==> design/flow/design.v <==
module a_s(op_a, op_m, as, outp);
   parameter        NBITS = 6;
   input [NBITS:0]  op_a;
   input [NBITS:0]  op_m;
   input            as;
   output [NBITS:0] outp;
   reg [NBITS:0]    outp;
   always @(as or op_a or op_m)
   begin: adder_subt
      if (as == 1'b1)
         outp <= op_a + op_m;
      else
         outp <= op_a - op_m;
   end
endmodule
module div_nr_wsticky(A, B, Q, sticky);
   parameter             NBITS = 6;
   parameter             PBITS = 8;
   input [NBITS-1:0]     A;
   input [NBITS-1:0]     B;
   output [PBITS-1:0]    Q;
   output                sticky;
   parameter [NBITS-1:0] ZEROS = 0;
   reg [NBITS:0]         YY_in[0:PBITS];
   reg [PBITS-1:0]       QQ_in[0:PBITS];
   reg [NBITS:0]         m_cablesIn[0:PBITS];
   wire [NBITS:0]        m_cablesOut[0:PBITS];
   wire [PBITS:0]        a_or_s;
   wire [PBITS-1:0]      QQ;
   wire [NBITS-1:0]      YY;
   wire [NBITS-1:0]      XX;
   assign XX = A;
   assign YY = B;
   assign Q = QQ;
   assign a_or_s[0] = 1'b0;
   always @(*) m_cablesIn[0] <= {1'b0, XX};
   always @(*) YY_in[0] <= {1'b0, YY};
   generate
      begin : xhdl0
         genvar                I;
         for (I = 0; I <= PBITS - 1; I = I + 1)
         begin : divisor
            a_s #(NBITS) int_mod(.op_a(m_cablesIn[I]), .op_m(YY_in[I]), .as(a_or_s[I]), .outp(m_cablesOut[I]));
         end
      end
   endgenerate
   generate
      begin : xhdl1
         genvar                I;
         for (I = 0; I <= PBITS - 1; I = I + 1)
         begin : conex
            assign a_or_s[I + 1] = m_cablesOut[I][NBITS];
            always @(*) m_cablesIn[I + 1] <= {m_cablesOut[I][NBITS - 1:0], 1'b0};
            always @(*) YY_in[I + 1] <= YY_in[I];
            always @(*) QQ_in[I + 1][I] <= a_or_s[I + 1];
            if (I > 0)
            begin : rest
               always @(*) QQ_in[I + 1][I - 1:0] <= QQ_in[I][I - 1:0];
            end
         end
      end
   endgenerate
   generate
      begin : xhdl2
         genvar                I;
         for (I = 0; I <= PBITS - 1; I = I + 1)
         begin : quotient
            assign QQ[I] = (~QQ_in[PBITS][PBITS - 1 - I]);
         end
      end
   endgenerate
   assign sticky = (m_cablesOut[PBITS - 1] == ZEROS) ? 1'b0 : 
                   1'b1;
endmodule
module FP_div(FP_A, FP_B, clk, ce, FP_Z);
   parameter         K = 32;
   parameter         P = 24;
   parameter         E = 8;
   input [K-1:0]     FP_A;
   input [K-1:0]     FP_B;
   input             clk;
   input             ce;
   output [K-1:0]    FP_Z;
   reg [K-1:0]       FP_Z;
   parameter [K-1:0] ZEROS = 1'b0;
   parameter [K-1:0] ONES = 32'hffffffff;
   parameter [E-1:0] BIAS = {1'b0, ONES[E - 2:0]};
   parameter         PBITS = P + 3;
   reg [K-1:0]       A_int;
   reg [K-1:0]       B_int;
   reg [K-1:0]       FP_Z_int;
   wire [E-1:0]      exp_A;
   wire [E-1:0]      exp_B;
   wire [P-1:0]      frac_A;
   wire [P-1:0]      frac_B;
   wire              sign_A;
   wire              sign_B;
   wire              expA_FF;
   wire              expB_FF;
   wire              expA_Z;
   wire              expB_Z;
   wire              fracA_Z;
   wire              fracB_Z;
   wire [E:0]        exp_noBIAS;
   wire [E:0]        exp_Biased;
   wire [E:0]        exp_Biased_Norm;
   wire              isNaN_A;
   wire              isNaN_B;
   wire              isInf_A;
   wire              isInf_B;
   wire              isZero_A;
   wire              isZero_B;
   wire              isNaN;
   wire              isInf;
   wire              isZero;
   wire              sign;
   wire [PBITS-1:0]  frac_div;
   wire [PBITS-1:0]  frac_div_shifted;
   wire [PBITS-2:0]  fr_sh;
   wire [P-2:0]      frac_final;
   wire              underflow;
   wire              overflow;
   wire [E-1:0]      exp_final;
   wire              sticky_bit;
   wire              div_by_zero;
   always @(posedge clk)
      begin
         if (ce == 1'b1)
         begin
            A_int <= FP_A;
            B_int <= FP_B;
         end
      end
   assign sign_A = A_int[K - 1];
   assign sign_B = B_int[K - 1];
   assign exp_A = A_int[K - 2:K - E - 1];
   assign exp_B = B_int[K - 2:K - E - 1];
   assign frac_A = {1'b1, A_int[P - 2:0]};
   assign frac_B = {1'b1, B_int[P - 2:0]};
   assign expA_FF = (A_int[K - 2:K - E - 1] == ONES[K - 2:K - E - 1]) ? 1'b1 : 
                    1'b0;
   assign expB_FF = (B_int[K - 2:K - E - 1] == ONES[K - 2:K - E - 1]) ? 1'b1 : 
                    1'b0;
   assign expA_Z = (A_int[K - 2:K - E - 1] == ZEROS[K - 2:K - E - 1]) ? 1'b1 : 
                   1'b0;
   assign expB_Z = (B_int[K - 2:K - E - 1] == ZEROS[K - 2:K - E - 1]) ? 1'b1 : 
                   1'b0;
   assign fracA_Z = (A_int[P - 2:0] == ZEROS[P - 2:0]) ? 1'b1 : 
                    1'b0;
   assign fracB_Z = (B_int[P - 2:0] == ZEROS[P - 2:0]) ? 1'b1 : 
                    1'b0;
   assign isNaN_A = expA_FF & ((~fracA_Z));
   assign isNaN_B = expB_FF & ((~fracB_Z));
   assign isInf_A = expA_FF;
   assign isInf_B = expB_FF;
   assign isZero_A = expA_Z & fracA_Z;
   assign isZero_B = expB_Z & fracB_Z;
   assign div_by_zero = expB_Z;
   assign isNaN = isNaN_A | isNaN_B;
   assign isInf = isInf_A | isInf_B | div_by_zero;
   assign isZero = isZero_A & (~isZero_B);
   assign exp_noBIAS = ({1'b0, exp_A}) - ({1'b0, exp_B});
   assign exp_Biased = exp_noBIAS + ({1'b0, BIAS});
   assign sign = sign_A ^ sign_B;
   div_nr_wsticky #(P,PBITS) a_div(.A(frac_A), .B(frac_B), .Q(frac_div), .sticky(sticky_bit));
   assign frac_div_shifted = (frac_div[PBITS - 1] == 1'b0) ? {frac_div[PBITS - 2:0], 1'b0} : 
                             frac_div;
   assign exp_Biased_Norm = (frac_div[PBITS - 1] == 1'b0) ? exp_Biased - 1 : 
                            exp_Biased;
   assign exp_final = exp_Biased_Norm[E - 1:0];
   assign overflow = (((exp_Biased_Norm[E:E - 1] == 2'b10) | (exp_Biased_Norm[E:0] == {1'b0, ONES[E - 1:0]}))) ? 1'b1 : 
                     1'b0;
   assign underflow = (((exp_Biased_Norm[E:E - 1] == 2'b11) | (exp_Biased_Norm[E - 1:0] == ZEROS[E - 1:0]))) ? 1'b1 : 
                      1'b0;
   assign fr_sh = frac_div_shifted[PBITS - 2:0];
   assign frac_final = ((fr_sh[2] == 1'b1 & (sticky_bit == 1'b1 | fr_sh[0] == 1'b1 | fr_sh[1] == 1'b1))) ? fr_sh[PBITS - 2:PBITS - P] + 1 : 
                       (((sticky_bit == 1'b1) & (fr_sh[2:0] == 3'b100) & (fr_sh[3] == 1'b1))) ? fr_sh[PBITS - 2:PBITS - P] + 1 : 
                       fr_sh[PBITS - 2:PBITS - P];
   always @(sign or isNaN or isInf or isZero or exp_final or frac_final or underflow or overflow)
   begin: packing
      FP_Z_int[K - 1] <= sign;
      if (isNaN == 1'b1)
      begin
         FP_Z_int[K - 2:P - 1] <= ONES[E - 1:0];
         FP_Z_int[P - 2:0] <= {1'b1, ZEROS[P - 3:0]};
      end
      else if ((isInf == 1'b1) | (overflow == 1'b1))
      begin
         FP_Z_int[K - 2:P - 1] <= ONES[E - 1:0];
         FP_Z_int[P - 2:0] <= ZEROS[P - 2:0];
      end
      else if ((isZero == 1'b1) | (underflow == 1'b1))
      begin
         FP_Z_int[K - 2:P - 1] <= ZEROS[E - 1:0];
         FP_Z_int[P - 2:0] <= ZEROS[P - 2:0];
      end
      else
      begin
         FP_Z_int[K - 2:P - 1] <= exp_final;
         FP_Z_int[P - 2:0] <= frac_final;
      end
   end
   always @(posedge clk)
   begin: final_reg
      begin
         if (ce == 1'b1)
            FP_Z <= FP_Z_int;
      end
   end
endmodule
==> design/flow/run.sh <==
#!/bin/bash
# the make line also repeats each setting of config.mk as NAME=value (left out here)
make -C /OpenROAD-flow-scripts/flow DESIGN_CONFIG=/design/flow/config.mk WORK_HOME=/design/flow/orfs CLKGATE_MAP_FILE= finish
==> design/flow/config.mk <==
export PLATFORM = sky130hd
export DESIGN_NAME = FP_div
export DESIGN_NICKNAME = FP_div
export VERILOG_FILES = /design/flow/design.v
export SDC_FILE = /design/flow/constraint.sdc
export NUM_CORES = 4
export LEC_CHECK = 0
export ABC_AREA = 1
export CAP_MARGIN = 20
export CORE_MARGIN = 2
export CORE_UTILIZATION = 72
export CTS_CLUSTER_SIZE = 15
export HOLD_SLACK_MARGIN = 0.29
export PLACE_DENSITY_LB_ADDON = 0.19
export SLEW_MARGIN = 20
==> design/flow/constraint.sdc <==
create_clock -name core_clock -period 41.1 [get_ports {clk}]
set_input_delay 8.2200 -clock core_clock [delete_from_list [all_inputs] [get_ports {clk}]]
set_output_delay 8.2200 -clock core_clock [all_outputs]
set_load 0.01 [all_outputs]
==> flow_metrics.py, run 1 <==
# Flow results
metrics = {
    "run_status": {
        "status": "did not finish",
        "stop_stage": "detailed placement",
        "error": "[ERROR DPL-0038] Utilization greater than 100%, impossible to legalize",
    },
    "placed_design": {
        "io_buffers": 97,
        "place_congestion": 1.06,
    },
    "yosys": {
        "syn_avg_cell_area_um2": 6.44,
        "top_area_frac": 0.244,
        "seq_area_frac_synth": 0.0512,
        "synth_nets": 9949,
        "top_cells_by_count": "inv_1 (1,487), nand2_1 (1,389), ha_1 (1,100), a21oi_1 (1,034), o21ai_0 (644)",
        "synth_warnings": 9,
        "ys_top_cells_by_area": "ha_1 (24%), inv_1 (9.9%), nand2_1 (9.3%)",
        "adder_share": 0.253,
        "ys_cells": 8757,
        "synth.most_common_cell": "inv_1",
        "compound_area_frac": 0.233,
        "ys.flop_type": "edfxtp_1",
        "async_reset_ff_frac": 0,
        "yosys.area_share.simple": 0.236,
        "top_area_cell": "ha_1",
        "synth_flops": 96,
        "ys_sh_xor": 0.0901,
        "synth_cell_type_count": 77,
        "synth_cells": 8757,
        "synth_area_um2": 56400,
        "ys_sh_mux": 0.0112,
        "ys_area_um2": 56400,
        "logic_family": "adder cells",
        "edf_count": 96,
    },
    "floorplanning": {
        "num_rows": 102,
        "die-area_um2": 80500,
        "die_h_um": 284,
        "die_w_um": 284,
        "core_area_um2": 77500,
        "pin_count": 98,
        "fp-utilization": 0.727,
    },
}
stage by stage:
stage / worst slack, ns / std cells
floorplan: -2.45 / 8757
global placement: -2.91 / 12431
==> run 2, diff against run 1 <==
Settings changed: ABC_AREA 1 to 0, CELL_PAD_IN_SITES_GLOBAL_PLACEMENT set to 3, CORE_ASPECT_RATIO set to 0.5, CORE_MARGIN 2 to 6, CORE_UTILIZATION 72 to 22, CTS_CLUSTER_DIAMETER set to 42, CTS_CLUSTER_SIZE 15 to 61, HOLD_SLACK_MARGIN 0.29 to 0.11, MAX_ROUTING_LAYER set to met4, MIN_ROUTING_LAYER set to met1, PLACE_DENSITY set to 0.8, PLACE_DENSITY_LB_ADDON 0.19 to unset, SLEW_MARGIN 20 to 35, TNS_END_PERCENT set to 10.
Clock period 41.1 ns to 68.2 ns, I/O delays scaled along.
==> run 2 against run 1 <==
  * The run now finishes clean
  * Synthesized cell count down 21%
  * Die area increased to 3.0 times the previous value
  * Area after synthesis down 9.7%
==> flow_metrics.py, run 2 <==
# Synthesis and PnR figures
metrics = {
    "job": {
        "warnings": 423,
        "cap_violations": 0,
    },
    "global_route": {
        "grt_pass1_wl_um": 301000,
        "grt_antenna_before_repair": 8,
        "grt_pass1_vias": 48194,
        "grt_use_met2": 0.260,
        "use_met1": 0.225,
        "grt_util_all_layers": 0.162,
        "met3_usage": 0.00976,
        "top_usage_layer": "met2",
        "grt_overflow": 0,
        "grt_max_degree": 60,
    },
    "setup_path": {
        "critical_path_class": "flop to flop",
        "worstPathRequired_ns": 68.33,
        "timing.rr.start": "A_int[0]",
        "timing.critical_path.to": "FP_Z[5]",
        "r2r_setup_slack_ns": 4.99,
        "end_kind": "flop",
        "cpLargestDelayFamily": "AND-OR/OR-AND gates",
        "path_common_cell": "a21oi_1",
        "rr_endpoint": "FP_Z[5]",
        "path_depth": 354,
        "cpPeakStageDelay_ns": 0.69,
        "worst_path_max_delay_cell": "or4_2",
        "arrival_ns": 63.34,
        "cp-startpoint": "A_int[0]",
        "cp.buffers_inverters": 15,
        "crit_fanout": 34,
        "critPathLaunchType": "flop",
        "reg2reg_depth": 354,
    },
    "placed_design": {
        "post_dp_cell_area_um2": 56000,
        "place_congestion": 0.868,
        "dp.cells": 10047,
        "dpl.hpwl_um": 156000,
        "io_buffers": 97,
        "pre_cts_ws_ns": -0.0404,
    },
    "sta": {
        "slew_viol_final": 0,
        "clock.fmax_mhz": 15.8,
        "tightest_slew_ns": 1.14,
        "fin_skew_ns": 0.0442,
        "relSlewSlack": 0.236,
        "hold_viol": 0,
        "min_period_over_period": 0.927,
        "setup_violations": 0,
        "min_period_ns": 63.21,
        "fin_ws_ns": 4.99,
    },
    "min_path": {
        "hp-class": "flop to flop",
        "holdCritStartpoint": "A_int[31]",
        "min_to": "FP_Z[31]",
        "min_path_cells": 1,
    },
    "yosys": {
        "synth.most_common_cell": "nor2_1",
        "edf_count": 96,
        "adder_share": 0.281,
        "synth_area_um2": 50900,
        "syn_avg_cell_area_um2": 7.37,
        "synth_cell_type_count": 107,
        "ys.flop_type": "edfxtp_1",
        "top_cells_by_count": "nor2_1 (1,243), ha_1 (1,100), a21oi_1 (794), xnor2_1 (564), inv_1 (360)",
        "async_reset_ff_frac": 0,
        "ys_sh_mux": 0.0595,
        "ys_area_um2": 50900,
        "synth_nets": 8098,
        "compound_area_frac": 0.255,
        "ys_cells": 6906,
        "top_area_frac": 0.271,
        "synth_warnings": 9,
        "seq_area_frac_synth": 0.0567,
        "synth_cells": 6906,
        "ys_sh_xor": 0.123,
        "logic_family": "adder cells",
        "synth_flops": 96,
        "yosys.area_share.simple": 0.183,
        "top_area_cell": "ha_1",
        "ys_top_cells_by_area": "ha_1 (27%), xnor2_1 (9.7%), nor2_1 (9.2%)",
    },
    "final_layout": {
        "fin_area_um2": 57900,
        "fillers": 25402,
        "syn_to_final_growth_pct": 13.7,
        "final_cells": 10149,
        "regArea_um2": 2880,
        "mi_logic_area_um2": 46700,
        "final_nets": 8244,
    },
    "drt": {
        "drtIter0Drc": 3224,
        "vias": 49581,
        "ant_nets": 0,
        "avgViaCountPerCell": 4.89,
        "drtPass1Iterations": 6,
        "wire_per_inst_um": 20.0,
        "wirelength_um": 203000,
        "drcViolationCount": 0,
    },
    "clock_network": {
        "cts_buffer_depth": 2,
        "cts_buffers": 9,
        "insertion_delay_ns": 0.44,
        "clk_pin_slew_worst_paths_ns": 0.08,
        "ctsHoldBuffers": 0,
        "h-tree-depth": 3,
        "cts_root_buffer": "clkbuf_16",
        "cts_tree": "yes",
        "clock_sinks": 96,
    },
    "floorplanning": {
        "die-area_um2": 244000,
        "die_w_um": 692,
        "pin_count": 98,
        "num_rows": 124,
        "die_h_um": 352,
        "core_area_um2": 229000,
        "fp-utilization": 0.222,
    },
    "run_status": {
        "status": "complete, no violations",
    },
}
## run 2: through the flow
stage / TNS (ns) / util / hold slack [ns]
6_report: 0 / 0.252 / 0.552
5_1_grt: -0.534 / 0.252 / 0.563
4_1_cts: 0 / 0.246 / 0.554
3_5_place_dp: -0.0404 / 0.245 / 0.551
3_3_place_gp: -2.09 / 0.244 / 0.545
2_1_floorplan: 0 / - / 0.543
## run 2: repair_timing
action	in CTS	in global routing
setup endpoints to repair	11	23
cloned	0	11
resized	2	147
setup buffers	0	69
pin swaps	0	29
## run 2: layout make-up
class | count | area share
Antenna cell | 6 | 0.000260
Clock inverter | 6 | 0.00238
Timing Repair Buffer | 285 | 0.0462
Clock buffer | 9 | 0.00389
Tap cell | 3087 | 0.0668
Inverter | 363 | 0.0236
Multi-Input combinational cell | 6297 | 0.807
Sequential cell | 96 | 0.0498
## run 2: metal layers
metal	vias to the layer above	routed length (um)
met3	147	6580
li1	24803	-
met1	23689	102000
met2	942	90600
met4	0	3990
met5	-	0
==> run 3, diff against run 2 <==
Settings changed: ABC_AREA 0 to unset, CELL_PAD_IN_SITES_GLOBAL_PLACEMENT 3 to unset, CORE_ASPECT_RATIO 0.5 to unset, CORE_MARGIN 6 to 2, CORE_UTILIZATION 22 to 63, CTS_CLUSTER_DIAMETER 42 to 232, CTS_CLUSTER_SIZE 61 to unset, HOLD_SLACK_MARGIN 0.11 to unset, MAX_ROUTING_LAYER met4 to unset, MIN_ROUTING_LAYER met1 to unset, PLACE_DENSITY 0.8 to unset, SLEW_MARGIN 35 to 20, TNS_END_PERCENT 10 to unset.
Clock period 68.2 ns to 43.2 ns, I/O delays scaled along.
==> run 3 against run 2 <==
  * The run now fails in global routing
  * Die area decreased by 66%
  * Area after synthesis is the same
  * Synthesized cell count unchanged
==> flow_metrics.py, run 3 <==
# Flow results
metrics = {
    "yosys": {
        "ys_sh_mux": 0.0595,
        "adder_share": 0.281,
        "synth_flops": 96,
        "yosys.area_share.simple": 0.183,
        "edf_count": 96,
        "ys_area_um2": 50900,
        "synth_nets": 8098,
        "synth_cell_type_count": 107,
        "synth_area_um2": 50900,
        "synth.most_common_cell": "nor2_1",
        "logic_family": "adder cells",
        "synth_cells": 6906,
        "top_cells_by_count": "nor2_1 (1,243), ha_1 (1,100), a21oi_1 (794), xnor2_1 (564), inv_1 (360)",
        "seq_area_frac_synth": 0.0567,
        "top_area_frac": 0.271,
        "async_reset_ff_frac": 0,
        "top_area_cell": "ha_1",
        "ys_sh_xor": 0.123,
        "ys_top_cells_by_area": "ha_1 (27%), xnor2_1 (9.7%), nor2_1 (9.2%)",
        "ys.flop_type": "edfxtp_1",
        "compound_area_frac": 0.255,
        "syn_avg_cell_area_um2": 7.37,
        "synth_warnings": 9,
        "ys_cells": 6906,
    },
    "run_status": {
        "stop_stage": "global routing",
        "status": "did not finish",
        "error": "[ERROR GRT-0116] Global routing finished with congestion. Check the congestion regions in the DRC Viewer.",
    },
    "global_route": {
        "grt_overflow": 74,
        "grt_util_all_layers": 0.780,
    },
    "clock_network": {
        "cts_root_buffer": "clkbuf_16",
        "clock_sinks": 96,
        "cts_buffers": 9,
        "h-tree-depth": 3,
        "cts_buffer_depth": 2,
    },
    "floorplanning": {
        "die_h_um": 288,
        "die-area_um2": 83000,
        "num_rows": 104,
        "pin_count": 98,
        "fp-utilization": 0.634,
        "core_area_um2": 80300,
        "die_w_um": 288,
    },
    "placed_design": {
        "dp.cells": 10154,
        "dpl.hpwl_um": 173000,
        "post_dp_cell_area_um2": 70400,
        "place_congestion": 1.03,
        "io_buffers": 97,
        "pre_cts_ws_ns": -17.09,
    },
}
[run 3: per-stage QoR]
stage / setup TNS [ns] / hold slack [ns]
2_1_floorplan: -276.62 / 0.543
3_3_place_gp: -306.69 / 0.549
3_5_place_dp: -387.31 / 0.557
4_1_cts: -325.80 / 0.570
[run 3: timing repair]
action                     in CTS
setup endpoints to repair      23
hold buffers                    0
pin swaps                     163
setup buffers                 185
cloned                          1
resized                       172
[run 3: metal layers]
metal	track usage	overflow
met5	0.458	0
met3	0.632	1
met2	0.937	34
met1	0.780	5
met4	0.754	34
==> run 4, diff against run 3 <==
Settings changed: ABC_AREA set to 1, CORE_ASPECT_RATIO set to 1.04, CORE_UTILIZATION 63 to 56, CTS_CLUSTER_DIAMETER 232 to 42, CTS_CLUSTER_SIZE set to 61, HOLD_SLACK_MARGIN set to -0.0, MAX_ROUTING_LAYER set to met4, MIN_ROUTING_LAYER set to met1, PLACE_DENSITY_LB_ADDON set to 0.03, SLEW_MARGIN 20 to 35.
Clock period 43.2 ns to 46.8 ns, I/O delays scaled along.
==> run 4 against run 3 <==
  * The run now finishes clean
  * Area after synthesis grew 11%
  * Synthesized cell count is 27% higher
  * Die area grew 24%
==> flow_metrics.py, run 4 <==
# Synthesis and PnR figures
metrics = {
    "run_status": {
        "status": "complete, no violations",
    },
    "drt": {
        "wire_per_inst_um": 20.1,
        "avgViaCountPerCell": 5.89,
        "drtIter0Drc": 5185,
        "ant_nets": 0,
        "wirelength_um": 220000,
        "drtPass1Iterations": 6,
        "vias": 64590,
        "drcViolationCount": 0,
    },
    "floorplanning": {
        "die_w_um": 315,
        "die-area_um2": 103000,
        "fp-utilization": 0.565,
        "num_rows": 118,
        "pin_count": 98,
        "core_area_um2": 99700,
        "die_h_um": 328,
    },
    "setup_path": {
        "crit_fanout": 7,
        "cpLargestDelayFamily": "AND-OR/OR-AND gates",
        "worst_path_max_delay_cell": "edfxtp_1",
        "timing.critical_path.to": "FP_Z[22]",
        "arrival_ns": 45.62,
        "timing.rr.start": "A_int[2]",
        "rr_endpoint": "FP_Z[22]",
        "path_common_cell": "nand2_1",
        "worstPathRequired_ns": 46.95,
        "critical_path_class": "flop to flop",
        "end_kind": "flop",
        "cp.buffers_inverters": 34,
        "path_depth": 316,
        "cp-startpoint": "A_int[2]",
        "cpPeakStageDelay_ns": 0.45,
        "r2r_setup_slack_ns": 1.32,
        "reg2reg_depth": 316,
        "critPathLaunchType": "flop",
    },
    "yosys": {
        "synth_warnings": 9,
        "top_area_frac": 0.244,
        "synth_flops": 96,
        "ys_top_cells_by_area": "ha_1 (24%), inv_1 (9.9%), nand2_1 (9.3%)",
        "ys_sh_xor": 0.0901,
        "edf_count": 96,
        "adder_share": 0.253,
        "ys_area_um2": 56400,
        "synth_cell_type_count": 77,
        "top_area_cell": "ha_1",
        "async_reset_ff_frac": 0,
        "syn_avg_cell_area_um2": 6.44,
        "ys_sh_mux": 0.0112,
        "synth_nets": 9949,
        "synth.most_common_cell": "inv_1",
        "synth_cells": 8757,
        "compound_area_frac": 0.233,
        "top_cells_by_count": "inv_1 (1,487), nand2_1 (1,389), ha_1 (1,100), a21oi_1 (1,034), o21ai_0 (644)",
        "ys_cells": 8757,
        "ys.flop_type": "edfxtp_1",
        "logic_family": "adder cells",
        "seq_area_frac_synth": 0.0512,
        "synth_area_um2": 56400,
        "yosys.area_share.simple": 0.236,
    },
    "sta": {
        "min_period_ns": 45.48,
        "slew_viol_final": 0,
        "relSlewSlack": 0.353,
        "hold_viol": 0,
        "fin_skew_ns": 0.0275,
        "rsz0062_at_grt": "true",
        "setup_violations": 0,
        "clock.fmax_mhz": 22.0,
        "min_period_over_period": 0.972,
        "holdWs_ns": 0.558,
        "tightest_slew_ns": 0.961,
    },
    "clock_network": {
        "clk_pin_slew_worst_paths_ns": 0.11,
        "cts_buffer_depth": 2,
        "cts_buffers": 9,
        "h-tree-depth": 3,
        "clock_sinks": 96,
        "insertion_delay_ns": 0.41,
        "cts_root_buffer": "clkbuf_16",
        "cts_tree": "yes",
    },
    "final_layout": {
        "final_nets": 10822,
        "syn_to_final_growth_pct": 26.9,
        "finalCoreUtilization": 0.718,
        "fin_area_um2": 71500,
    },
    "placed_design": {
        "io_buffers": 97,
        "dpl.hpwl_um": 154000,
        "place_congestion": 0.990,
        "post_dp_cell_area_um2": 62700,
    },
    "global_route": {
        "grt_max_degree": 54,
        "grt_antenna_before_repair": 7,
        "grt_pass1_vias": 59214,
        "grt_overflow": 0,
        "grt_pass1_wl_um": 312000,
        "grt_util_all_layers": 0.390,
    },
    "job": {
        "cap_violations": 0,
        "warnings": 424,
    },
    "min_path": {
        "min_path_cells": 1,
        "min_to": "FP_Z[31]",
        "hp-class": "flop to flop",
        "holdCritStartpoint": "A_int[31]",
    },
}
run 4: timing repair:
action / CTS / global route
setup buffers: 5 / 243
hold buffers: 0 / 0
pin swaps: 6 / 647
cloned: 0 / 18
setup endpoints to repair: 23 / 23
endpoints found under the hold margin: 0 / 0
resized: 54 / 1440
run 4: layer usage:
layer / share of wire / wire length [um] / GRT usage / vias up
met5: 0 / 0 / - / -
met4: 0.080 / 17600 / 0.257 / 0
met3: 0.077 / 16900 / 0.0543 / 911
met2: 0.46 / 100000 / 0.635 / 2828
met1: 0.39 / 85000 / 0.446 / 29827
li1: - / - / - / 31024
run 4: stage by stage:
step                      setup TNS [ns]  setup WS (ns)  cells
final                                  0           1.32  10960
after detailed placement          -18.09         -0.886  10679
after global routing              -29.63          -1.37  10960
after global placement            -10.84         -0.572  10679
after floorplan                        0          0.713   8757
after CTS                              0        0.00213  10700
run 4: layout make-up:
class                           instances  area, um2
Sequential cell                        96       2880
Multi-Input combinational cell       6981      52700
Tap cell                             1320       1650
Clock buffer                            9        225
Antenna cell                            5       12.5
Fill cell                            8657      28100
Inverter                             1540       5870
Clock inverter                          7       86.3
Timing Repair Buffer                 1002       8080
==> run 5, diff against run 4 <==
Settings changed: CORE_ASPECT_RATIO 1.04 to 0.5, CORE_UTILIZATION 56 to 69, CTS_CLUSTER_DIAMETER 42 to 376, CTS_CLUSTER_SIZE 61 to 98, HOLD_SLACK_MARGIN -0.0 to unset, MAX_ROUTING_LAYER met4 to unset, MIN_ROUTING_LAYER met1 to unset, PLACE_DENSITY set to 0.42, PLACE_DENSITY_LB_ADDON 0.03 to unset, SETUP_SLACK_MARGIN set to -0.79, SLEW_MARGIN 35 to 20.
Clock period 46.8 ns to 35.8 ns, I/O delays scaled along.
==> run 5 against run 4 <==
  * The run now fails in detailed placement
  * Synthesized cell count stayed put
  * Area after synthesis unchanged
  * Die area decreased by 18%
==> flow_metrics.py, run 5 <==
# Flow results
metrics = {
    "run_status": {
        "error": "[ERROR DPL-0033] detailed placement checks failed during check placement.",
        "stop_stage": "detailed placement",
        "status": "did not finish",
    },
    "yosys": {
        "compound_area_frac": 0.233,
        "synth.most_common_cell": "inv_1",
        "seq_area_frac_synth": 0.0512,
        "synth_area_um2": 56400,
        "edf_count": 96,
        "async_reset_ff_frac": 0,
        "syn_avg_cell_area_um2": 6.44,
        "adder_share": 0.253,
        "top_cells_by_count": "inv_1 (1,487), nand2_1 (1,389), ha_1 (1,100), a21oi_1 (1,034), o21ai_0 (644)",
        "ys_area_um2": 56400,
        "ys_sh_xor": 0.0901,
        "synth_cell_type_count": 77,
        "synth_flops": 96,
        "ys.flop_type": "edfxtp_1",
        "ys_cells": 8757,
        "logic_family": "adder cells",
        "ys_top_cells_by_area": "ha_1 (24%), inv_1 (9.9%), nand2_1 (9.3%)",
        "top_area_frac": 0.244,
        "ys_sh_mux": 0.0112,
        "yosys.area_share.simple": 0.236,
        "synth_warnings": 9,
        "top_area_cell": "ha_1",
        "synth_nets": 9949,
        "synth_cells": 8757,
    },
    "placed_design": {
        "place_congestion": 1.13,
        "io_buffers": 97,
    },
    "floorplanning": {
        "pin_count": 98,
        "die-area_um2": 84100,
        "core_area_um2": 81200,
        "fp-utilization": 0.694,
        "die_w_um": 408,
        "die_h_um": 206,
        "num_rows": 74,
    },
}
==> run 5: metrics by stage <==
stage,worst slack (ns),area (um2)
floorplan,-7.75,57600
global placement,-9.08,79200
==> run 6, diff against run 5 <==
Settings changed: CORE_ASPECT_RATIO 0.5 to unset, CORE_UTILIZATION 69 to 72, CTS_CLUSTER_DIAMETER 376 to 232, CTS_CLUSTER_SIZE 98 to 28, MAX_ROUTING_LAYER set to met4, PLACE_DENSITY 0.42 to unset, PLACE_DENSITY_LB_ADDON set to 0.2, SETUP_SLACK_MARGIN -0.79 to 1.94.
Clock period 35.8 ns to 57.0 ns, I/O delays scaled along.
==> run 6 against run 5 <==
  * The run now finishes clean
  * Area after synthesis unchanged
  * Synthesized cell count unchanged
  * Die area down 4.3%
==> flow_metrics.py, run 6 <==
# Synthesis and PnR figures
metrics = {
    "drt": {
        "wirelength_um": 188000,
        "drtPass1Iterations": 7,
        "drcViolationCount": 0,
        "ant_nets": 0,
        "drtIter0Drc": 6115,
        "vias": 61059,
        "avgViaCountPerCell": 6.21,
        "wire_per_inst_um": 19.2,
    },
    "run_status": {
        "status": "complete, no violations",
    },
    "setup_path": {
        "end_kind": "flop",
        "arrival_ns": 51.38,
        "crit_fanout": 54,
        "path_depth": 319,
        "path_common_cell": "nand2_1",
        "worstPathRequired_ns": 57.14,
        "critPathLaunchType": "flop",
        "rr_endpoint": "FP_Z[14]",
        "cp-startpoint": "B_int[12]",
        "cpPeakStageDelay_ns": 0.48,
        "worst_path_max_delay_cell": "ha_1",
        "reg2reg_depth": 319,
        "cpLargestDelayFamily": "AND-OR/OR-AND gates",
        "r2r_setup_slack_ns": 5.76,
        "timing.critical_path.to": "FP_Z[14]",
        "cp.buffers_inverters": 33,
        "critical_path_class": "flop to flop",
        "timing.rr.start": "B_int[12]",
    },
    "clock_network": {
        "ctsHoldBuffers": 0,
        "cts_buffer_depth": 2,
        "cts_root_buffer": "clkbuf_16",
        "cts_buffers": 9,
        "h-tree-depth": 3,
        "insertion_delay_ns": 0.40,
        "clock_sinks": 96,
        "clk_pin_slew_worst_paths_ns": 0.09,
        "cts_tree": "yes",
    },
    "sta": {
        "tightest_slew_ns": 1.11,
        "min_period_ns": 51.24,
        "slew_viol_final": 0,
        "fin_tns_setup_ns": 0,
        "fin_ws_ns": 5.76,
        "min_period_over_period": 0.899,
        "setup_violations": 0,
        "fin_skew_ns": 0.0228,
        "relSlewSlack": 0.261,
        "hold_viol": 0,
        "rsz0062_at_grt": "false",
        "clock.fmax_mhz": 19.5,
    },
    "min_path": {
        "min_to": "FP_Z[31]",
        "hp-class": "flop to flop",
        "holdCritStartpoint": "A_int[31]",
        "min_path_cells": 1,
    },
    "floorplanning": {
        "num_rows": 102,
        "die_w_um": 284,
        "core_area_um2": 77500,
        "die_h_um": 284,
        "fp-utilization": 0.727,
        "pin_count": 98,
        "die-area_um2": 80500,
    },
    "final_layout": {
        "finalCoreUtilization": 0.756,
        "final_nets": 9968,
        "fin_area_um2": 58500,
        "final_cells": 9826,
        "syn_to_final_growth_pct": 3.89,
    },
    "yosys": {
        "top_area_frac": 0.244,
        "synth_cells": 8757,
        "ys_area_um2": 56400,
        "top_cells_by_count": "inv_1 (1,487), nand2_1 (1,389), ha_1 (1,100), a21oi_1 (1,034), o21ai_0 (644)",
        "synth_warnings": 9,
        "syn_avg_cell_area_um2": 6.44,
        "synth_flops": 96,
        "synth_area_um2": 56400,
        "synth_cell_type_count": 77,
        "edf_count": 96,
        "top_area_cell": "ha_1",
        "ys_sh_mux": 0.0112,
        "synth.most_common_cell": "inv_1",
        "seq_area_frac_synth": 0.0512,
        "ys_cells": 8757,
        "ys.flop_type": "edfxtp_1",
        "compound_area_frac": 0.233,
        "ys_top_cells_by_area": "ha_1 (24%), inv_1 (9.9%), nand2_1 (9.3%)",
        "async_reset_ff_frac": 0,
        "logic_family": "adder cells",
        "ys_sh_xor": 0.0901,
        "synth_nets": 9949,
        "adder_share": 0.253,
        "yosys.area_share.simple": 0.236,
    },
    "job": {
        "cap_violations": 0,
        "warnings": 423,
    },
    "placed_design": {
        "pre_cts_ws_ns": 4.21,
        "dpl.hpwl_um": 138000,
        "place_congestion": 1.04,
        "post_dp_cell_area_um2": 57800,
        "io_buffers": 97,
        "dp.cells": 9794,
    },
    "global_route": {
        "top_usage_layer": "met2",
        "grt_use_met2": 0.711,
        "grt_util_all_layers": 0.453,
        "grt_pass1_wl_um": 290000,
        "grt_pass1_vias": 57561,
        "met3_usage": 0.0825,
        "grt_overflow": 0,
        "grt_max_degree": 57,
        "use_met1": 0.509,
        "grt_antenna_before_repair": 5,
    },
}
## run 6: metrics by stage
stage          hold WS (ns)
6_report              0.567
5_1_grt               0.577
4_1_cts               0.567
3_5_place_dp          0.556
3_3_place_gp          0.545
2_1_floorplan         0.543
## run 6: layout make-up
type | count | area (um2)
timing repair buffer | 161 | 1530
inverter | 1540 | 5850
clock inverter | 7 | 81.3
fill | 6547 | 18900
tap | 1040 | 1300
clock buffer | 9 | 225
multi-input combinational | 6967 | 46700
antenna | 5 | 12.5
timing repair inverter | 1 | 5.00
sequential | 96 | 2880
## run 6: layer usage
layer,part of all wire,routed length [um],up-vias
met5,0,0,-
met4,0.093,17500,0
met3,0.11,19900,1094
met2,0.43,81500,3322
met1,0.37,69600,27369
li1,-,-,29274
## run 6: repair_timing
| action | 4_1_cts | 5_1_grt |
|---|---|---|
| setup endpoints to repair | 0 | 23 |
| buffers inserted | 0 | 9 |
| gates resized | 0 | 86 |
==> run 7, diff against run 6 <==
Settings changed: ABC_AREA 1 to unset, CAP_MARGIN 20 to 0, CELL_PAD_IN_SITES_GLOBAL_PLACEMENT set to 2, CORE_UTILIZATION 72 to 60, CTS_CLUSTER_DIAMETER 232 to unset, CTS_CLUSTER_SIZE 28 to 59, GPL_ROUTABILITY_DRIVEN set to 1, MAX_ROUTING_LAYER met4 to unset, PLACE_DENSITY_LB_ADDON 0.2 to 0.19, SETUP_SLACK_MARGIN 1.94 to 5.0, SLEW_MARGIN 20 to 25.
Clock period 57.0 ns to 116.0 ns, I/O delays scaled along.
==> run 7 against run 6 <==
  * The flow now stops in global placement without I/O
  * Area after synthesis decreased by 9.7%
  * Die area increased by 8.2%
  * Synthesized cell count decreased by 21%
==> flow_metrics.py, run 7 <==
# Flow results
metrics = {
    "yosys": {
        "ys_top_cells_by_area": "ha_1 (27%), xnor2_1 (9.7%), nor2_1 (9.2%)",
        "top_area_cell": "ha_1",
        "synth_warnings": 9,
        "syn_avg_cell_area_um2": 7.37,
        "ys_sh_xor": 0.123,
        "adder_share": 0.281,
        "synth.most_common_cell": "nor2_1",
        "top_area_frac": 0.271,
        "ys_cells": 6906,
        "synth_nets": 8098,
        "yosys.area_share.simple": 0.183,
        "async_reset_ff_frac": 0,
        "compound_area_frac": 0.255,
        "synth_flops": 96,
        "top_cells_by_count": "nor2_1 (1,243), ha_1 (1,100), a21oi_1 (794), xnor2_1 (564), inv_1 (360)",
        "seq_area_frac_synth": 0.0567,
        "ys_area_um2": 50900,
        "synth_cell_type_count": 107,
        "edf_count": 96,
        "logic_family": "adder cells",
        "ys_sh_mux": 0.0595,
        "ys.flop_type": "edfxtp_1",
        "synth_cells": 6906,
        "synth_area_um2": 50900,
    },
    "floorplanning": {
        "die-area_um2": 87100,
        "fp-utilization": 0.607,
        "core_area_um2": 83800,
        "die_w_um": 295,
        "num_rows": 106,
        "die_h_um": 295,
    },
    "run_status": {
        "status": "did not finish",
        "stop_stage": "global placement without I/O",
        "error": "[ERROR FLW-0024] Place density exceeds 1.0 (current PLACE_DENSITY_LB_ADDON =  0.19). Please check if the value of  PLACE_DENSITY_LB_ADDON is between 0 and 0.99.",
    },
}
==> run 8, diff against run 7 <==
Settings changed: ABC_AREA set to 1, CAP_MARGIN 0 to 20, CELL_PAD_IN_SITES_GLOBAL_PLACEMENT 2 to unset, CORE_ASPECT_RATIO set to 1.04, CORE_UTILIZATION 60 to 65, CTS_CLUSTER_DIAMETER set to 42, CTS_CLUSTER_SIZE 59 to 61, GPL_ROUTABILITY_DRIVEN 1 to unset, HOLD_SLACK_MARGIN set to -0.09, MAX_ROUTING_LAYER set to met4, MIN_ROUTING_LAYER set to met1, PLACE_DENSITY_LB_ADDON 0.19 to 0.03, SETUP_SLACK_MARGIN 5.0 to unset, SLEW_MARGIN 25 to 35, TNS_END_PERCENT set to 5.
Clock period 116.0 ns to 59.6 ns, I/O delays scaled along.
==> run 8 against run 7 <==
  * Area after synthesis rose by 11%
  * Synthesized cell count rose by 27%
  * Die area is 2.2% higher
  * The run now finishes clean
==> flow_metrics.py, run 8 <==
# Synthesis and PnR figures
metrics = {
    "drt": {
        "wire_per_inst_um": 18.8,
        "drtIter0Drc": 4579,
        "wirelength_um": 186000,
        "vias": 59419,
        "drtPass1Iterations": 6,
        "avgViaCountPerCell": 6.00,
        "ant_nets": 0,
        "drcViolationCount": 0,
    },
    "sta": {
        "min_period_ns": 54.10,
        "setup_violations": 0,
        "fin_skew_ns": 0.0204,
        "tightest_slew_ns": 0.891,
        "hold_viol": 0,
        "clock.fmax_mhz": 18.5,
        "relSlewSlack": 0.406,
        "slew_viol_final": 0,
        "min_period_over_period": 0.908,
        "fin_tns_setup_ns": 0,
        "rsz0062_at_grt": "false",
    },
    "floorplanning": {
        "die-area_um2": 89100,
        "die_w_um": 293,
        "core_area_um2": 86300,
        "fp-utilization": 0.653,
        "die_h_um": 304,
        "num_rows": 110,
        "pin_count": 98,
    },
    "global_route": {
        "grt_pass1_vias": 56145,
        "grt_pass1_wl_um": 289000,
        "grt_antenna_before_repair": 6,
        "grt_overflow": 0,
        "grt_max_degree": 51,
        "grt_util_all_layers": 0.412,
    },
    "setup_path": {
        "worst_path_max_delay_cell": "buf_4",
        "critPathLaunchType": "flop",
        "timing.rr.start": "B_int[12]",
        "timing.critical_path.to": "FP_Z[8]",
        "path_depth": 330,
        "reg2reg_depth": 330,
        "cpPeakStageDelay_ns": 0.60,
        "critical_path_class": "flop to flop",
        "worstPathRequired_ns": 59.75,
        "cpLargestDelayFamily": "AND-OR/OR-AND gates",
        "r2r_setup_slack_ns": 5.50,
        "path_common_cell": "nand2_1",
        "crit_fanout": 39,
        "cp-startpoint": "B_int[12]",
        "end_kind": "flop",
        "rr_endpoint": "FP_Z[8]",
        "cp.buffers_inverters": 32,
        "arrival_ns": 54.25,
    },
    "clock_network": {
        "insertion_delay_ns": 0.40,
        "h-tree-depth": 3,
        "clk_pin_slew_worst_paths_ns": 0.08,
        "clock_sinks": 96,
        "cts_buffer_depth": 2,
        "cts_tree": "yes",
        "cts_buffers": 9,
        "cts_setup_buffers": 0,
        "cts_root_buffer": "clkbuf_16",
    },
    "yosys": {
        "synth.most_common_cell": "inv_1",
        "top_area_frac": 0.244,
        "async_reset_ff_frac": 0,
        "ys_sh_mux": 0.0112,
        "top_cells_by_count": "inv_1 (1,487), nand2_1 (1,389), ha_1 (1,100), a21oi_1 (1,034), o21ai_0 (644)",
        "seq_area_frac_synth": 0.0512,
        "compound_area_frac": 0.233,
        "ys_area_um2": 56400,
        "adder_share": 0.253,
        "synth_nets": 9949,
        "ys.flop_type": "edfxtp_1",
        "synth_warnings": 9,
        "synth_area_um2": 56400,
        "synth_flops": 96,
        "ys_cells": 8757,
        "ys_top_cells_by_area": "ha_1 (24%), inv_1 (9.9%), nand2_1 (9.3%)",
        "syn_avg_cell_area_um2": 6.44,
        "top_area_cell": "ha_1",
        "ys_sh_xor": 0.0901,
        "synth_cells": 8757,
        "yosys.area_share.simple": 0.236,
        "synth_cell_type_count": 77,
        "logic_family": "adder cells",
        "edf_count": 96,
    },
    "placed_design": {
        "place_congestion": 1.01,
        "dpl.hpwl_um": 139000,
        "io_buffers": 97,
    },
    "min_path": {
        "holdCritStartpoint": "A_int[31]",
        "min_path_cells": 1,
        "hp-class": "flop to flop",
        "min_to": "FP_Z[31]",
    },
    "job": {
        "cap_violations": 0,
        "warnings": 423,
    },
    "final_layout": {
        "finalCoreUtilization": 0.676,
        "syn_to_final_growth_pct": 3.46,
        "final_nets": 9958,
    },
    "run_status": {
        "status": "complete, no violations",
    },
}
## run 8: through the flow
stage / hold WS [ns] / setup slack (ns) / cell area [um2] / cells
after global placement: 0.545 / 6.46 / 57900 / 9875
after global routing: 0.581 / 0.0272 / 58300 / 9897
after detailed placement: 0.553 / 6.02 / 57900 / 9875
after CTS: 0.565 / 5.84 / 58300 / 9891
final: 0.564 / 5.50 / 58300 / 9898
after floorplan: 0.543 / 13.51 / 56400 / 8757
## run 8: per-layer routing
metal | vias to the layer above | share of wire | wire length, um | GRT usage
li1 | 29237 | - | - | -
met1 | 26935 | 0.40 | 74000 | 0.480
met2 | 2472 | 0.44 | 81800 | 0.654
met3 | 775 | 0.080 | 14900 | 0.0613
met4 | 0 | 0.083 | 15400 | 0.284
met5 | - | 0 | 0 | -
## run 8: what timing repair did
action / in CTS / in global routing
resized: 0 / 8
hold buffers: 0 / 0
endpoints found under the setup margin: 0 / 23
## run 8: cell type report
cell class                 instances  area (um2)
timing repair buffer             153        1410
tap                             1120        1400
multi-input combinational       6966       46400
sequential                        96        2880
antenna                            7        17.5
fill                            8141       28000
clock buffer                       9         225
inverter                        1540        5840
clock inverter                     7        86.3
==> run 9, diff against run 8 <==
Settings changed: CELL_PAD_IN_SITES_GLOBAL_PLACEMENT set to 0, CORE_MARGIN 2 to 6, CORE_UTILIZATION 65 to 72, CTS_CLUSTER_DIAMETER 42 to 231, HOLD_SLACK_MARGIN -0.09 to 0.11, SETUP_SLACK_MARGIN set to -0.75, TNS_END_PERCENT 5 to unset.
Clock period 59.6 ns to 35.2 ns, I/O delays scaled along.
==> run 9 against run 8 <==
  * The run now fails in detailed placement
  * Die area shrank 4.4%
  * Synthesized cell count is the same
  * Area after synthesis unchanged
==> flow_metrics.py, run 9 <==
# Flow results
metrics = {
    "yosys": {
        "async_reset_ff_frac": 0,
        "synth.most_common_cell": "inv_1",
        "synth_cells": 8757,
        "ys_sh_xor": 0.0901,
        "edf_count": 96,
        "synth_cell_type_count": 77,
        "top_area_cell": "ha_1",
        "ys_top_cells_by_area": "ha_1 (24%), inv_1 (9.9%), nand2_1 (9.3%)",
        "logic_family": "adder cells",
        "syn_avg_cell_area_um2": 6.44,
        "synth_flops": 96,
        "ys_area_um2": 56400,
        "yosys.area_share.simple": 0.236,
        "adder_share": 0.253,
        "ys.flop_type": "edfxtp_1",
        "synth_area_um2": 56400,
        "ys_sh_mux": 0.0112,
        "top_cells_by_count": "inv_1 (1,487), nand2_1 (1,389), ha_1 (1,100), a21oi_1 (1,034), o21ai_0 (644)",
        "top_area_frac": 0.244,
        "compound_area_frac": 0.233,
        "synth_nets": 9949,
        "seq_area_frac_synth": 0.0512,
        "synth_warnings": 9,
        "ys_cells": 8757,
    },
    "floorplanning": {
        "core_area_um2": 77400,
        "die_w_um": 286,
        "fp-utilization": 0.728,
        "num_rows": 104,
        "die_h_um": 297,
        "die-area_um2": 85100,
        "pin_count": 98,
    },
    "run_status": {
        "stop_stage": "detailed placement",
        "error": "[ERROR DPL-0038] Utilization greater than 100%, impossible to legalize",
        "status": "did not finish",
    },
    "placed_design": {
        "io_buffers": 97,
        "place_congestion": 1.10,
    },
}
==> run 9: metrics by stage <==
step / hold WS (ns) / worst slack, ns / instance area [um2] / TNS (ns)
floorplan: 0.543 / -8.35 / 57600 / -188.88
global placement: 0.551 / -8.59 / 78500 / -195.66
==> run 10, diff against run 9 <==
Settings changed: ABC_AREA 1 to unset, CELL_PAD_IN_SITES_GLOBAL_PLACEMENT 0 to unset, CORE_ASPECT_RATIO 1.04 to unset, CORE_MARGIN 6 to 9, CORE_UTILIZATION 72 to 68, CTS_CLUSTER_DIAMETER 231 to unset, CTS_CLUSTER_SIZE 61 to 38, GPL_ROUTABILITY_DRIVEN set to 1, HOLD_SLACK_MARGIN 0.11 to unset, MAX_ROUTING_LAYER met4 to unset, MIN_ROUTING_LAYER met1 to unset, PLACE_DENSITY set to 0.51, PLACE_DENSITY_LB_ADDON 0.03 to unset, SETUP_SLACK_MARGIN -0.75 to unset, SLEW_MARGIN 35 to 25.
Clock period 35.2 ns to 39.3 ns, I/O delays scaled along.
==> run 10 against run 9 <==
  * The run fails in clock tree synthesis
  * Die area shrank 0.17%
  * Area after synthesis shrank 9.7%
  * Synthesized cell count shrank 21%
==> flow_metrics.py, run 10 <==
# Flow results
metrics = {
    "floorplanning": {
        "die_h_um": 292,
        "pin_count": 98,
        "core_area_um2": 73600,
        "num_rows": 99,
        "fp-utilization": 0.691,
        "die-area_um2": 85000,
        "die_w_um": 292,
    },
    "yosys": {
        "compound_area_frac": 0.255,
        "ys.flop_type": "edfxtp_1",
        "syn_avg_cell_area_um2": 7.37,
        "top_area_frac": 0.271,
        "synth.most_common_cell": "nor2_1",
        "ys_sh_xor": 0.123,
        "ys_cells": 6906,
        "ys_area_um2": 50900,
        "yosys.area_share.simple": 0.183,
        "top_area_cell": "ha_1",
        "synth_warnings": 9,
        "synth_flops": 96,
        "synth_nets": 8098,
        "synth_cell_type_count": 107,
        "ys_sh_mux": 0.0595,
        "edf_count": 96,
        "logic_family": "adder cells",
        "ys_top_cells_by_area": "ha_1 (27%), xnor2_1 (9.7%), nor2_1 (9.2%)",
        "top_cells_by_count": "nor2_1 (1,243), ha_1 (1,100), a21oi_1 (794), xnor2_1 (564), inv_1 (360)",
        "synth_cells": 6906,
        "adder_share": 0.281,
        "synth_area_um2": 50900,
        "async_reset_ff_frac": 0,
        "seq_area_frac_synth": 0.0567,
    },
    "run_status": {
        "status": "did not finish",
        "error": "[ERROR DPL-0038] Utilization greater than 100%, impossible to legalize",
        "stop_stage": "clock tree synthesis",
    },
    "placed_design": {
        "pre_cts_ws_ns": -22.87,
        "io_buffers": 97,
        "place_congestion": 1.07,
        "dpl.hpwl_um": 195000,
        "dp.cells": 10014,
    },
}
-- run 10: metrics by stage --
stage	cell area [um2]	hold slack, ns
after floorplan	51900	0.543
after global placement	69900	0.548
after detailed placement	69900	0.570
==> run 11, diff against run 10 <==
Settings changed: CORE_MARGIN 9 to 2, CORE_UTILIZATION 68 to 58, CTS_CLUSTER_SIZE 38 to unset, GPL_ROUTABILITY_DRIVEN 1 to unset, PLACE_DENSITY 0.51 to 0.6, SLEW_MARGIN 25 to 20.
Clock period 39.3 ns to 52.9 ns, I/O delays scaled along.
==> run 11 against run 10 <==
  * The layout now fails its checks (max-capacitance violations, max-slew violations, negative setup slack)
  * Area after synthesis stayed put
  * Synthesized cell count unchanged
  * Die area increased by 6.0%
==> flow_metrics.py, run 11 <==
# Synthesis and PnR figures
metrics = {
    "sta": {
        "slew_viol_final": 3,
        "fin_skew_ns": 0.0313,
        "tightest_slew_ns": 1.91,
        "setup_violations": 23,
        "relSlewSlack": -0.284,
        "hold_viol": 0,
        "clock.fmax_mhz": 16.1,
        "fin_ws_ns": -9.20,
        "min_period_over_period": 1.17,
        "rsz0062_at_grt": "true",
        "fin_tns_setup_ns": -206.16,
        "min_period_ns": 62.10,
    },
    "yosys": {
        "top_cells_by_count": "nor2_1 (1,243), ha_1 (1,100), a21oi_1 (794), xnor2_1 (564), inv_1 (360)",
        "seq_area_frac_synth": 0.0567,
        "synth_nets": 8098,
        "synth.most_common_cell": "nor2_1",
        "synth_cell_type_count": 107,
        "top_area_frac": 0.271,
        "synth_warnings": 9,
        "compound_area_frac": 0.255,
        "logic_family": "adder cells",
        "ys_area_um2": 50900,
        "edf_count": 96,
        "ys_sh_xor": 0.123,
        "synth_flops": 96,
        "ys_top_cells_by_area": "ha_1 (27%), xnor2_1 (9.7%), nor2_1 (9.2%)",
        "synth_cells": 6906,
        "ys_sh_mux": 0.0595,
        "syn_avg_cell_area_um2": 7.37,
        "adder_share": 0.281,
        "ys.flop_type": "edfxtp_1",
        "top_area_cell": "ha_1",
        "ys_cells": 6906,
        "yosys.area_share.simple": 0.183,
        "synth_area_um2": 50900,
        "async_reset_ff_frac": 0,
    },
    "setup_path": {
        "cpLargestDelayFamily": "AND-OR/OR-AND gates",
        "reg2reg_depth": 406,
        "critPathLaunchType": "flop",
        "path_depth": 406,
        "end_kind": "flop",
        "cpPeakStageDelay_ns": 1.46,
        "crit_fanout": 16,
        "r2r_setup_slack_ns": -9.20,
        "arrival_ns": 62.29,
        "path_common_cell": "nor2_1",
        "worstPathRequired_ns": 53.09,
        "timing.rr.start": "B_int[0]",
        "timing.critical_path.to": "FP_Z[19]",
        "rr_endpoint": "FP_Z[19]",
        "worst_path_max_delay_cell": "o31ai_1",
        "cp.buffers_inverters": 71,
        "cp-startpoint": "B_int[0]",
        "critical_path_class": "flop to flop",
    },
    "run_status": {
        "status": "complete, but fails checks",
        "violatedChecks": "max-capacitance violations, max-slew violations, negative setup slack",
    },
    "clock_network": {
        "cts_buffers": 9,
        "h-tree-depth": 3,
        "cts_tree": "yes",
        "insertion_delay_ns": 0.44,
        "clock_sinks": 96,
        "clk_pin_slew_worst_paths_ns": 0.12,
        "cts_buffer_depth": 2,
        "cts_root_buffer": "clkbuf_16",
    },
    "floorplanning": {
        "die_w_um": 300,
        "die_h_um": 300,
        "core_area_um2": 86900,
        "pin_count": 98,
        "die-area_um2": 90100,
        "fp-utilization": 0.585,
        "num_rows": 108,
    },
    "drt": {
        "vias": 67483,
        "wirelength_um": 242000,
        "drtIter0Drc": 8025,
        "drtPass1Iterations": 10,
        "wire_per_inst_um": 22.6,
        "drcViolationCount": 0,
        "ant_nets": 0,
        "avgViaCountPerCell": 6.31,
    },
    "min_path": {
        "hp-class": "flop to flop",
        "min_to": "FP_Z[31]",
        "min_path_cells": 1,
        "holdCritStartpoint": "A_int[31]",
    },
    "global_route": {
        "grt_pass1_wl_um": 344000,
        "grt_pass1_vias": 65426,
        "grt_max_degree": 53,
        "grt_util_all_layers": 0.476,
        "grt_overflow": 0,
        "grt_antenna_before_repair": 20,
    },
    "placed_design": {
        "place_congestion": 1.01,
        "io_buffers": 97,
        "post_dp_cell_area_um2": 70600,
        "dpl.hpwl_um": 157000,
    },
    "job": {
        "warnings": 428,
        "cap_violations": 1,
    },
    "final_layout": {
        "syn_to_final_growth_pct": 49.5,
        "fin_area_um2": 76100,
        "final_nets": 10709,
    },
}
## run 11: cell type report
cell class	count	area [um2]
Antenna cell	11	27.5
Clock buffer	9	225
Clock inverter	7	93.8
Fill cell	4731	10800
Inverter	363	1370
Multi-Input combinational cell	6291	48700
Sequential cell	96	2880
Tap cell	1155	1450
Timing Repair Buffer	2756	21300
## run 11: per-layer routing
metal	vias up	global-route usage	routed length (um)
met4	18	0.375	25700
li1	29714	-	-
met5	-	0	130
met2	4799	0.776	102000
met1	30976	0.539	84000
met3	1976	0.107	29600
## run 11: repair_timing
action	4_1_cts	5_1_grt
gates resized	150	293
gates cloned	1	0
buffers inserted	314	89
pin swaps	178	239
setup endpoints to repair	23	23
endpoints found under the hold margin	0	0
hold buffers	0	0
## run 11: metrics by stage
| step | hold slack, ns | util | instances | setup slack [ns] |
|---|---|---|---|---|
| floorplan | 0.543 | - | 6906 | -2.53 |
| global placement | 0.549 | 0.812 | 10260 | -3.74 |
| detailed placement | 0.581 | 0.812 | 10260 | -4.91 |
| CTS | 0.596 | 0.852 | 10590 | -3.63 |
| global route | 0.598 | 0.875 | 10678 | -11.89 |
| finish | 0.586 | 0.875 | 10688 | -9.20 |
==> run 12, diff against run 11 <==
Settings changed: ABC_AREA set to 1, CELL_PAD_IN_SITES_GLOBAL_PLACEMENT set to 1, CORE_MARGIN 2 to 7, CORE_UTILIZATION 58 to 19, CTS_CLUSTER_SIZE set to 23, GPL_TIMING_DRIVEN set to 1, MAX_ROUTING_LAYER set to met5, PLACE_DENSITY 0.6 to unset, PLACE_DENSITY_LB_ADDON set to 0.23.
Clock period 52.9 ns to 58.3 ns, I/O delays scaled along.
==> run 12 against run 11 <==
  * Now clean on timing, DRC and antenna
  * Critical path type unchanged
  * Wire length increased by 2.1%
  * Setup slack better by 14 ns
  * Cell count grew 19%
  * Sequential cell count did not move
  * Count of clock-buffer cells in the layout unchanged
  * Global-route usage decreased by 33 points
  * Area after synthesis is 11% higher
  * Clock skew is 0.0038 ns lower
  * Non-clock buffer count decreased by 2557
  * Critical endpoint is now FP_Z[3]
  * Via count fell by 14%
  * Sequential share of layout area increased by 0.83 points
==> flow_metrics.py, run 12 <==
# Synthesis and PnR figures
metrics = {
    "floorplanning": {
        "die-area_um2": 312000,
        "die_h_um": 559,
        "core_area_um2": 295000,
        "fp-utilization": 0.191,
        "num_rows": 199,
        "pin_count": 98,
        "die_w_um": 559,
    },
    "clock_network": {
        "insertion_delay_ns": 0.43,
        "clock_sinks": 96,
        "cts_tree": "yes",
        "h-tree-depth": 3,
        "clk_pin_slew_worst_paths_ns": 0.10,
        "ctsHoldBuffers": 0,
        "cts_buffers": 9,
        "cts_buffer_depth": 2,
        "cts_root_buffer": "clkbuf_16",
    },
    "final_layout": {
        "syn_to_final_growth_pct": 10.7,
        "final_cells": 12742,
        "final_nets": 10007,
        "fin_area_um2": 62400,
        "finalCoreUtilization": 0.212,
    },
    "sta": {
        "slew_viol_final": 0,
        "relSlewSlack": 0.349,
        "hold_viol": 0,
        "fin_skew_ns": 0.0275,
        "clock.fmax_mhz": 18.8,
        "min_period_ns": 53.09,
        "min_period_over_period": 0.911,
        "tightest_slew_ns": 0.967,
        "setup_violations": 0,
    },
    "setup_path": {
        "rr_endpoint": "FP_Z[3]",
        "worst_path_max_delay_cell": "o21ai_0",
        "crit_fanout": 39,
        "arrival_ns": 53.30,
        "critical_path_class": "flop to flop",
        "cpLargestDelayFamily": "AND-OR/OR-AND gates",
        "path_common_cell": "nand2_1",
        "cp-startpoint": "B_int[15]",
        "r2r_setup_slack_ns": 5.21,
        "worstPathRequired_ns": 58.51,
        "timing.critical_path.to": "FP_Z[3]",
        "cpPeakStageDelay_ns": 0.52,
        "cp.buffers_inverters": 26,
        "timing.rr.start": "B_int[15]",
        "end_kind": "flop",
        "critPathLaunchType": "flop",
        "reg2reg_depth": 313,
        "path_depth": 313,
    },
    "yosys": {
        "seq_area_frac_synth": 0.0512,
        "compound_area_frac": 0.233,
        "synth_cell_type_count": 77,
        "ys.flop_type": "edfxtp_1",
        "syn_avg_cell_area_um2": 6.44,
        "synth_flops": 96,
        "top_area_frac": 0.244,
        "logic_family": "adder cells",
        "ys_top_cells_by_area": "ha_1 (24%), inv_1 (9.9%), nand2_1 (9.3%)",
        "top_cells_by_count": "inv_1 (1,487), nand2_1 (1,389), ha_1 (1,100), a21oi_1 (1,034), o21ai_0 (644)",
        "ys_sh_mux": 0.0112,
        "synth.most_common_cell": "inv_1",
        "synth_cells": 8757,
        "edf_count": 96,
        "ys_area_um2": 56400,
        "synth_warnings": 9,
        "ys_cells": 8757,
        "yosys.area_share.simple": 0.236,
        "synth_area_um2": 56400,
        "async_reset_ff_frac": 0,
        "synth_nets": 9949,
        "ys_sh_xor": 0.0901,
        "adder_share": 0.253,
        "top_area_cell": "ha_1",
    },
    "drt": {
        "drtIter0Drc": 3407,
        "vias": 57794,
        "drcViolationCount": 0,
        "wirelength_um": 247000,
        "wire_per_inst_um": 19.4,
        "avgViaCountPerCell": 4.54,
        "ant_nets": 0,
        "drtPass1Iterations": 7,
    },
    "min_path": {
        "min_path_cells": 1,
        "min_to": "FP_Z[31]",
        "hp-class": "flop to flop",
        "holdCritStartpoint": "A_int[31]",
    },
    "global_route": {
        "grt_util_all_layers": 0.150,
        "grt_antenna_before_repair": 9,
        "grt_overflow": 0,
        "grt_pass1_wl_um": 362000,
        "grt_pass1_vias": 57199,
        "grt_max_degree": 59,
    },
    "placed_design": {
        "io_buffers": 97,
        "place_congestion": 0.863,
        "dp.cells": 12707,
        "post_dp_cell_area_um2": 61700,
        "dpl.hpwl_um": 195000,
    },
    "run_status": {
        "status": "complete, no violations",
    },
    "job": {
        "cap_violations": 0,
        "warnings": 423,
    },
}
run 12: per-stage QoR:
stage / hold slack (ns) / setup slack, ns / setup TNS [ns]
floorplan: 0.543 / 12.21 / 0
global placement: 0.547 / 1.09 / 0
detailed placement: 0.559 / 1.98 / 0
CTS: 0.572 / 1.78 / 0
global route: 0.605 / -0.0117 / -0.0117
finish: 0.577 / 5.21 / 0
run 12: area by class of cell:
| type | count | area, um2 |
|---|---|---|
| diodes | 3 | 7.51 |
| clock buffers | 9 | 225 |
| clock inverters | 7 | 81.3 |
| fillers | 33717 | 232000 |
| inverters | 1540 | 5870 |
| multi-input cells | 6968 | 46600 |
| flip-flops and latches | 96 | 2880 |
| well taps | 3919 | 4900 |
| repair buffers | 199 | 1780 |
| repair inverters | 1 | 5.00 |
run 12: routing by layer:
layer	vias up	routed length (um)	share of wire	GRT usage
met5	-	41	0.00017	0
met4	6	6690	0.027	0.0350
met3	230	7100	0.029	0.0112
met2	1045	117000	0.48	0.268
met1	27176	115000	0.47	0.197
li1	29337	-	-	-
run 12: repair_timing:
action,CTS,global route
setup buffers,0,13
setup endpoints to repair,0,23
resized,0,67
